## mult32x32_fast
module mult32x32_fast (
    input logic clk,             
    input logic reset,           
    input logic start,           
    input logic [31:0] a,        
    input logic [31:0] b,        
    output logic busy,           
    output logic [63:0] product  
);
export LEC_CHECK = 0
export ABC_AREA = 1
export CAP_MARGIN = 15
export CELL_PAD_IN_SITES_DETAIL_PLACEMENT = 0
export CORE_ASPECT_RATIO = 0.89
export CORE_MARGIN = 2
export CORE_UTILIZATION = 40
export CTS_CLUSTER_DIAMETER = 210
export GPL_TIMING_DRIVEN = 0
export HOLD_SLACK_MARGIN = -0.05
export MAX_ROUTING_LAYER = met4
export MIN_ROUTING_LAYER = met2
export PLACE_DENSITY_LB_ADDON = 0.23
export SLEW_MARGIN = 20
export TNS_END_PERCENT = 50
create_clock -name core_clock -period 9.5 [get_ports {clk}]
run.sh (not shown) runs the stock make flow with config.mk's settings and CLKGATE_MAP_FILE=.
The first run never finished: it broke off in global routing (GRT-0116).
Rerun with:
- ABC_AREA: 1 -> unset
- CELL_PAD_IN_SITES_DETAIL_PLACEMENT: 0 -> 2
- MAX_ROUTING_LAYER: met4 -> unset
Result: The changed run ended with an error in clock tree synthesis, error DPL-0033. Synthesized cell count is lower by 31%. Area after synthesis is lower by 12%. Die size is lower by 12%.
Rerun with:
- CAP_MARGIN: 15 -> 40
- CELL_PAD_IN_SITES_DETAIL_PLACEMENT: 2 -> unset
- CORE_ASPECT_RATIO: 0.89 -> unset
- CORE_MARGIN: 2 -> 10
- CORE_UTILIZATION: 40 -> 30
- CTS_CLUSTER_DIAMETER: 210 -> unset
- GPL_TIMING_DRIVEN: 0 -> unset
- HOLD_SLACK_MARGIN: -0.05 -> unset
- MIN_ROUTING_LAYER: met2 -> unset
- PLACE_DENSITY_LB_ADDON: 0.23 -> unset
- TNS_END_PERCENT: 50 -> unset
This time the run completed with no timing, DRC or antenna violations.
Die area climbs by 55%.
Synthesized area stays the same.
Synthesized cell count stays the same.
Rerun with:
- CAP_MARGIN: 40 -> 15
- CORE_ASPECT_RATIO: unset -> 1.63
- CORE_MARGIN: 10 -> 2
- CORE_UTILIZATION: 30 -> 40
- HOLD_SLACK_MARGIN: unset -> -0.05
- PLACE_DENSITY_LB_ADDON: unset -> 0.23
Utilization rises by 15 points.
Count of clock-buffer cells in the layout falls by 3.
Clock skew is about the same.
Sequential cell count does not change.
Wire length rises by 3.0%.
Via count rises by 3.7%.
Rerun with:
- CAP_MARGIN: 15 -> 20
- CORE_ASPECT_RATIO: 1.63 -> unset
- CORE_UTILIZATION: 40 -> 58
- HOLD_SLACK_MARGIN: -0.05 -> unset
- PLACE_DENSITY_LB_ADDON: 0.23 -> unset
- clock period: 9.5 -> 5.18 ns (I/O delays scaled with it)
- This time the run never finished: it broke off in global routing, error GRT-0232
- die size shrinks by a quarter to a third
- area after synthesis does not change
- synthesized cell count is unchanged
Rerun with:
- CORE_UTILIZATION: 58 -> 69
- clock period: 5.18 -> 9.33 ns (I/O delays scaled with it)
Result: The new run never finished: it broke off in global routing on GRT-0116; synthesized cell count does not change; area after synthesis does not change; die area drops by 16%.

---

Starting RTL as in the previous note.
// mult32x32_fast
module mult32x32_fast (
    input logic clk,             
    input logic reset,           
    input logic start,           
    input logic [31:0] a,        
    input logic [31:0] b,        
    output logic busy,           
    output logic [63:0] product  
);
export LEC_CHECK = 0
export CAP_MARGIN = 20
export CORE_MARGIN = 2
export CORE_UTILIZATION = 70
export CTS_CLUSTER_SIZE = 39
export HOLD_SLACK_MARGIN = 0.29
export PLACE_DENSITY = 0.71
export SETUP_SLACK_MARGIN = -0.8
export SLEW_MARGIN = 20
create_clock -name core_clock -period 9.44 [get_ports {clk}]
The first run aborted during 5_1_grt with GRT-0232.
==> next run, changes <==
Settings changed: CORE_UTILIZATION 70 to 55, CTS_CLUSTER_SIZE 39 to not set, HOLD_SLACK_MARGIN 0.29 to not set, PLACE_DENSITY 0.71 to not set, SETUP_SLACK_MARGIN -0.8 to not set.
Clock period 9.44 ns to 5.15 ns, I/O delays scaled along.
Outcome: The new run failed in 5_1_grt. Synthesized area does not change. Synthesized cell count does not change. Die size rose by 26%.
==> next run, changes <==
Settings changed: CORE_UTILIZATION 55 to 65, SETUP_SLACK_MARGIN set to -0.82, TNS_END_PERCENT set to 5.
Clock period 5.15 ns to 9.39 ns, I/O delays scaled along.
Result: The changed run finished with setup timing left. Die area shrinks by about a fifth. Synthesized area does not change. Synthesized cell count stays the same.

---

mult32x32_fast again, from the RTL that the note above started with.
clock: 5.1 ns
lec_check: 0
cap_margin: 20
core_margin: 2
core_utilization: 61
cts_cluster_size: 60
hold_slack_margin: 0.26
place_density_lb_addon: 0.02
setup_slack_margin: 1.32
slew_margin: 20
tns_end_percent: 5
The first run stopped in global routing (5_1_grt).
==> next run, changes <==
Settings changed: CORE_UTILIZATION 61 to 20, CTS_CLUSTER_SIZE 60 to unset, HOLD_SLACK_MARGIN 0.26 to unset, PLACE_DENSITY_LB_ADDON 0.02 to unset, SETUP_SLACK_MARGIN 1.32 to unset, TNS_END_PERCENT 5 to unset.
Clock period 5.1 ns to 12.2 ns, I/O delays scaled along.
This time the run completed with no timing, DRC or antenna violations.
Synthesized area stays the same.
Die size grows to 3.0 times its value.
Synthesized cell count is unchanged.
==> next run, changes <==
Settings changed: ABC_AREA set to 1, CORE_UTILIZATION 20 to 72, PLACE_DENSITY set to 0.41.
Clock period 12.2 ns to 8.22 ns, I/O delays scaled along.
Outcome:
- Now the flow stopped in global routing (5_1_grt)
- synthesized area grows by 14%
- die size shrinks by 68%
- synthesized cell count grows by 46%
==> next run, changes <==
Settings changed: ABC_AREA 1 to unset, CORE_UTILIZATION 72 to 40, PLACE_DENSITY 0.41 to unset.
Clock period 8.22 ns to 9.5 ns, I/O delays scaled along.
The new run ran to the end with no violations. Die size goes up by well over a third. Area after synthesis goes down by roughly a tenth. Synthesized cell count goes down by a quarter to a third.

---

mult32x32_fast again, from the RTL that the note above started with.
make LEC_CHECK=0 CAP_MARGIN=20 CELL_PAD_IN_SITES_GLOBAL_PLACEMENT=0 CORE_ASPECT_RATIO=1.0 CORE_MARGIN=2 CORE_UTILIZATION=61 CTS_CLUSTER_DIAMETER=41 CTS_CLUSTER_SIZE=29 GPL_ROUTABILITY_DRIVEN=1 HOLD_SLACK_MARGIN=-0.09 SETUP_SLACK_MARGIN=1.52 SLEW_MARGIN=20 TNS_END_PERCENT=5 finish   # period 9.96 ns
Then changed:
Settings changed: CELL_PAD_IN_SITES_GLOBAL_PLACEMENT 0 to default, CORE_ASPECT_RATIO 1.0 to default, CORE_UTILIZATION 61 to 58, CTS_CLUSTER_DIAMETER 41 to default, CTS_CLUSTER_SIZE 29 to default, GPL_ROUTABILITY_DRIVEN 1 to default, HOLD_SLACK_MARGIN -0.09 to default, SETUP_SLACK_MARGIN 1.52 to 1.34.
Clock period 9.96 ns to 5.15 ns, I/O delays scaled along.
Outcome: With this change the flow died in global routing, error GRT-0232; synthesized area is unchanged; synthesized cell count stays the same; die size rose by 5.0%.
Then changed:
Settings changed: CTS_CLUSTER_SIZE from default to 54, HOLD_SLACK_MARGIN from default to -0.1, SETUP_SLACK_MARGIN 1.34 to -0.49, TNS_END_PERCENT 5 to default.
Clock period 5.15 ns to 8.6 ns, I/O delays scaled along.
The changed run ran to the end with violations: negative setup slack.
Die area stays the same.
Synthesized cell count is unchanged.
Synthesized area stays the same.

---

The RTL this note starts from:
==> flow/design.v <==
module mult32x32_fast_arith (
    input logic clk,              
    input logic reset,            
    input logic [31:0] a,         
    input logic [31:0] b,         
    input logic [1:0] a_sel,      
    input logic b_sel,            
    input logic [2:0] shift_sel,  
    input logic upd_prod,         
    input logic clr_prod,         
    output logic a_msb_is_0,      
    output logic b_msw_is_0,      
    output logic [63:0] product   
);
    logic [7:0] a_out;
    logic [15:0] b_out;
    logic [24:0] multi_out;
    logic [63:0] shift_out;
    logic [63:0] adder_out;
    logic [63:0] ff_out;
    assign a_msb_is_0 = ~|a[31:24];  
    assign b_msw_is_0 = ~|b[31:16];  
    always_comb begin
        case (a_sel)
            2'd0: a_out = a[7:0];
            2'd1: a_out = a[15:8];
            2'd2: a_out = a[23:16];
            2'd3: a_out = a[31:24];
            default: a_out = 8'd0;
        endcase
    end
    always_comb begin
        case (b_sel)
            1'b0: b_out = b[15:0];
            1'b1: b_out = b[31:16];
            default: b_out = 16'd0;
        endcase
    end
    always_comb begin
        multi_out = b_out * a_out;
    end
    always_comb begin
        case (shift_sel)
            3'd0: shift_out = multi_out << 0;
            3'd1: shift_out = multi_out << 8;
            3'd2: shift_out = multi_out << 16;
            3'd3: shift_out = multi_out << 24;
            3'd4: shift_out = multi_out << 32;
            3'd5: shift_out = multi_out << 40;
            default: shift_out = 64'd0;
        endcase
    end
    always_comb begin
        adder_out = shift_out + ff_out;
    end
    always_ff @(posedge clk or posedge reset) begin
        if (reset) begin
            ff_out <= '0;
        end else begin
            if (clr_prod) begin
                ff_out <= '0;
            end else if (upd_prod) begin
                ff_out <= adder_out;
            end 
        end 
    end
   assign product = ff_out;
endmodule
module mult32x32_fast_fsm (
    input logic clk,               
    input logic reset,             
    input logic start,             
    input logic a_msb_is_0,        
    input logic b_msw_is_0,        
    output logic busy,             
    output logic [1:0] a_sel,      
    output logic b_sel,            
    output logic [2:0] shift_sel,  
    output logic upd_prod,         
    output logic clr_prod          
);
    typedef enum {
        idle_st,
        a0_b0_st,
        a1_b0_st,
        a2_b0_st,
        a3_b0_st,
        a0_b1_st,
        a1_b1_st,
        a2_b1_st,
        a3_b1_st
      } sm_type;
    sm_type current_state;
    sm_type next_state;
    always_ff @(posedge clk, posedge reset) begin
        if (reset == 1'b1) begin
            current_state <= idle_st;
        end
        else begin
            current_state <= next_state;
        end
    end
    always_comb begin
        next_state = current_state;
        busy = 1'b1;
        a_sel = 2'b00;
        b_sel = 1'b0;
        shift_sel = 3'b000;  
        upd_prod = 1'b1;
        clr_prod = 1'b0;
        case (current_state)
            idle_st: begin
                busy = 1'b0;
                if (start == 1'b1) begin
                    next_state = a0_b0_st;
                    upd_prod = 1'b0;
                    clr_prod = 1'b1;
                end
                else begin
                    upd_prod = 1'b0;
                    clr_prod = 1'b0;
                end
            end
            a0_b0_st: begin
                next_state = a1_b0_st;
                shift_sel = 3'b000;  
            end
            a1_b0_st: begin
                next_state = a2_b0_st;
                a_sel = 2'b01;
                shift_sel = 3'b001;  
            end
            a2_b0_st: begin
                a_sel = 2'b10;
                shift_sel = 3'b010;  
                if (a_msb_is_0 == 1'b1) begin
                    if (b_msw_is_0 == 1'b1) begin
                        next_state = idle_st;
                    end
                    else begin
                        next_state = a0_b1_st;
                    end
                end
                else begin
                    next_state = a3_b0_st;
                end
            end
            a3_b0_st: begin
                a_sel = 2'b11;
                shift_sel = 3'b011;  
                if (b_msw_is_0 == 1'b1) begin
                    next_state = idle_st;
                end
                else begin
                    next_state = a0_b1_st;
                end
            end
            a0_b1_st: begin
                next_state = a1_b1_st;
                a_sel = 2'b00;
                b_sel = 1'b1;
                shift_sel = 3'b010;  
            end
            a1_b1_st: begin
                next_state = a2_b1_st;
                a_sel = 2'b01;
                b_sel = 1'b1;
                shift_sel = 3'b011;  
            end
            a2_b1_st: begin
                a_sel = 2'b10;
                b_sel = 1'b1;
                shift_sel = 3'b100;  
                if (a_msb_is_0 == 1'b1) begin
                    next_state = idle_st;
                end
                else begin
                    next_state = a3_b1_st;
                end
            end
            a3_b1_st: begin
                a_sel = 2'b11;
                b_sel = 1'b1;
                shift_sel = 3'b101;  
                busy = 1'b1;
                if (start == 0) begin
                    next_state = idle_st;
                end
                else begin
                    next_state = a0_b0_st;
                    upd_prod = 1'b0;
                    clr_prod = 1'b1;
                end
            end
        endcase
    end
endmodule
module mult32x32_fast (
    input logic clk,             
    input logic reset,           
    input logic start,           
    input logic [31:0] a,        
    input logic [31:0] b,        
    output logic busy,           
    output logic [63:0] product  
);
    logic [1:0] a_sel;
    logic b_sel;
    logic [2:0] shift_sel;
    logic upd_prod;
    logic clr_prod;
    logic a_msb_is_0;
    logic b_msw_is_0;
    mult32x32_fast_fsm f_fsm_m(
        .clk(clk),
        .reset(reset),
        .start(start),
        .busy(busy),
        .a_sel(a_sel),
        .b_sel(b_sel),
        .shift_sel(shift_sel),
        .upd_prod(upd_prod),
        .clr_prod(clr_prod),
        .a_msb_is_0(a_msb_is_0),
        .b_msw_is_0(b_msw_is_0)
    );
    mult32x32_fast_arith f_arith_m(
        .clk(clk),
        .reset(reset),
        .a(a),
        .b(b),
        .a_sel(a_sel),
        .b_sel(b_sel),
        .shift_sel(shift_sel),
        .upd_prod(upd_prod),
        .clr_prod(clr_prod),
        .a_msb_is_0(a_msb_is_0),
        .b_msw_is_0(b_msw_is_0),
        .product(product)
    );
endmodule
Settings: LEC_CHECK=0, CAP_MARGIN=5, CELL_PAD_IN_SITES_GLOBAL_PLACEMENT=2, CORE_ASPECT_RATIO=0.6, CORE_MARGIN=7, CORE_UTILIZATION=24, CTS_CLUSTER_DIAMETER=283, CTS_CLUSTER_SIZE=18, GPL_ROUTABILITY_DRIVEN=0, HOLD_SLACK_MARGIN=0.03, MAX_ROUTING_LAYER=met4, MIN_ROUTING_LAYER=met1, PLACE_DENSITY_LB_ADDON=0.13, SLEW_MARGIN=20; clock period 11.8 ns.
Next try:
CAP_MARGIN = 20   (was 5)
CELL_PAD_IN_SITES_GLOBAL_PLACEMENT = default   (was 2)
CORE_ASPECT_RATIO = default   (was 0.6)
CORE_MARGIN = 2   (was 7)
CORE_UTILIZATION = 57   (was 24)
CTS_CLUSTER_DIAMETER = default   (was 283)
CTS_CLUSTER_SIZE = default   (was 18)
GPL_ROUTABILITY_DRIVEN = default   (was 0)
HOLD_SLACK_MARGIN = default   (was 0.03)
MAX_ROUTING_LAYER = default   (was met4)
MIN_ROUTING_LAYER = default   (was met1)
PLACE_DENSITY_LB_ADDON = default   (was 0.13)
clock period = 5.18 ns   (was 11.8 ns; I/O delays follow)
Effect: Now the flow did not get past global routing; synthesized cell count stays the same; synthesized area stays the same; die size goes down by well over a third.
Next try:
CORE_UTILIZATION = 58   (was 57)
SETUP_SLACK_MARGIN = -0.49   (was default)
clock period = 8.6 ns   (was 5.18 ns; I/O delays follow)
What happened:
- With this change the flow finished with setup timing left
- synthesized area does not change
- die area drops by 1.7%
- synthesized cell count does not change
Next try:
CORE_UTILIZATION = 40   (was 58)
SETUP_SLACK_MARGIN = default   (was -0.49)
clock period = 9.33 ns   (was 8.6 ns; I/O delays follow)
After rerunning: This time the run passed the timing, DRC and antenna checks; design area fell slightly; die size rose by well over a third; non-clock buffer count fell by 41; wire length fell by about a fifth; register-to-register slack is better by 1.0 ns; global-route usage fell by 16 points; sequential share of layout area rose by 0.10 points.
